## ascon
module ascon
(
    input  logic         clock,            
    input  logic         reset_n,          
    input  logic         i_sys_enable,     
    input  logic         i_start,          
    input  logic         i_data_valid,     
    input  logic [ 63:0] i_data,           
    input  logic [127:0] i_key,            
    input  logic [127:0] i_nonce,          
    output logic [ 63:0] o_cipher,         
    output logic [127:0] o_tag,            
    output logic         o_valid_cipher,   
    output logic         o_done,           
    output logic         o_ready           
);
For scale: about 5,700 cells after synthesis, ~540 flip-flops, roughly 520 I/O pins, about 53,000 sq um of cells after synthesis.
Settings: LEC_CHECK=0, ABC_AREA=0, CAP_MARGIN=25, CELL_PAD_IN_SITES_DETAIL_PLACEMENT=2, CORE_ASPECT_RATIO=0.55, CORE_MARGIN=2, CORE_UTILIZATION=25, GPL_ROUTABILITY_DRIVEN=0, PLACE_DENSITY_LB_ADDON=0.01, SETUP_SLACK_MARGIN=-0.39, SLEW_MARGIN=15, TNS_END_PERCENT=50; clock period 6.28 ns.
run.sh (not shown) runs the stock make flow with config.mk's settings and CLKGATE_MAP_FILE=.
==> next run, changes <==
ABC_AREA = 1   (was 0)
CAP_MARGIN = 20   (was 25)
CELL_PAD_IN_SITES_DETAIL_PLACEMENT = not set   (was 2)
CORE_ASPECT_RATIO = not set   (was 0.55)
CORE_UTILIZATION = 70   (was 25)
CTS_CLUSTER_DIAMETER = 400   (was not set)
CTS_CLUSTER_SIZE = 15   (was not set)
GPL_ROUTABILITY_DRIVEN = not set   (was 0)
PLACE_DENSITY_LB_ADDON = not set   (was 0.01)
SETUP_SLACK_MARGIN = not set   (was -0.39)
SLEW_MARGIN = 20   (was 15)
TNS_END_PERCENT = not set   (was 50)
clock period = 3.45 ns   (was 6.28 ns; I/O delays follow)
Outcome: With this change the flow failed in global routing (5_1_grt); die area drops by 65%; synthesized area is lower by 2.4%; synthesized cell count goes up by 56%.
==> next run, changes <==
ABC_AREA = not set   (was 1)
CORE_UTILIZATION = 72   (was 70)
CTS_CLUSTER_DIAMETER = not set   (was 400)
CTS_CLUSTER_SIZE = not set   (was 15)
MAX_ROUTING_LAYER = met4   (was not set)
SETUP_SLACK_MARGIN = -0.25   (was not set)
clock period = 3.25 ns   (was 3.45 ns; I/O delays follow)
=>
- The new run ended with an error in global routing (5_1_grt) on GRT-0232
- synthesized cell count fell by a quarter to a third
- die area fell slightly
- area after synthesis rose by a few percent
==> next run, changes <==
CORE_UTILIZATION = 23   (was 72)
MAX_ROUTING_LAYER = not set   (was met4)
SETUP_SLACK_MARGIN = not set   (was -0.25)
clock period = 14.5 ns   (was 3.25 ns; I/O delays follow)
Outcome:
- With this change the flow ran to the end with no violations
- die area climbs to 3.1 times its value
- area after synthesis does not change
- synthesized cell count does not change
==> next run, changes <==
CORE_UTILIZATION = 70   (was 23)
CTS_CLUSTER_DIAMETER = 359   (was not set)
CTS_CLUSTER_SIZE = 13   (was not set)
SETUP_SLACK_MARGIN = 0.4   (was not set)
clock period = 4.2 ns   (was 14.5 ns; I/O delays follow)
The new run passed the timing, DRC and antenna checks.
Non-clock buffer count rises by 292.
Wire length is lower by about a fifth.
Global-route usage is higher by 34 points.
Worst setup slack loses 7.7 ns.
Die size is lower by well over a third.
Utilization went up by 56 points.
Cell area fell by a few percent.
Critical path depth fell by 1.
Final cell count came out lower by about a fifth.

Starting RTL as in the previous note.
// ascon
module ascon
(
    input  logic         clock,            
    input  logic         reset_n,          
    input  logic         i_sys_enable,     
    input  logic         i_start,          
    input  logic         i_data_valid,     
    input  logic [ 63:0] i_data,           
    input  logic [127:0] i_key,            
    input  logic [127:0] i_nonce,          
    output logic [ 63:0] o_cipher,         
    output logic [127:0] o_tag,            
    output logic         o_valid_cipher,   
    output logic         o_done,           
    output logic         o_ready           
);
Settings: LEC_CHECK=0, CAP_MARGIN=15, CELL_PAD_IN_SITES_DETAIL_PLACEMENT=2, CELL_PAD_IN_SITES_GLOBAL_PLACEMENT=0, CORE_ASPECT_RATIO=1.15, CORE_MARGIN=5, CORE_UTILIZATION=57, CTS_CLUSTER_DIAMETER=42, CTS_CLUSTER_SIZE=75, GPL_ROUTABILITY_DRIVEN=0, GPL_TIMING_DRIVEN=1, MAX_ROUTING_LAYER=met5, PLACE_DENSITY_LB_ADDON=0.14, SETUP_SLACK_MARGIN=0.15, SLEW_MARGIN=40, TNS_END_PERCENT=5; clock period 10.4 ns.
The first run did not get past detailed placement (3_5_place_dp).
Rerun with:
Settings changed: CAP_MARGIN 15 to 20, CELL_PAD_IN_SITES_DETAIL_PLACEMENT 2 to not set, CELL_PAD_IN_SITES_GLOBAL_PLACEMENT 0 to not set, CORE_ASPECT_RATIO 1.15 to not set, CORE_MARGIN 5 to 2, CORE_UTILIZATION 57 to 65, CTS_CLUSTER_DIAMETER 42 to not set, CTS_CLUSTER_SIZE 75 to not set, GPL_ROUTABILITY_DRIVEN 0 to not set, GPL_TIMING_DRIVEN 1 to not set, MAX_ROUTING_LAYER met5 to not set, PLACE_DENSITY_LB_ADDON 0.14 to not set, SETUP_SLACK_MARGIN 0.15 to not set, SLEW_MARGIN 40 to 20, TNS_END_PERCENT 5 to not set.
Clock period 10.4 ns to 9.82 ns, I/O delays scaled along.
What happened:
- The changed run went through all stages and came out clean
- synthesized cell count does not change
- synthesized area is unchanged
- die size fell by 15%
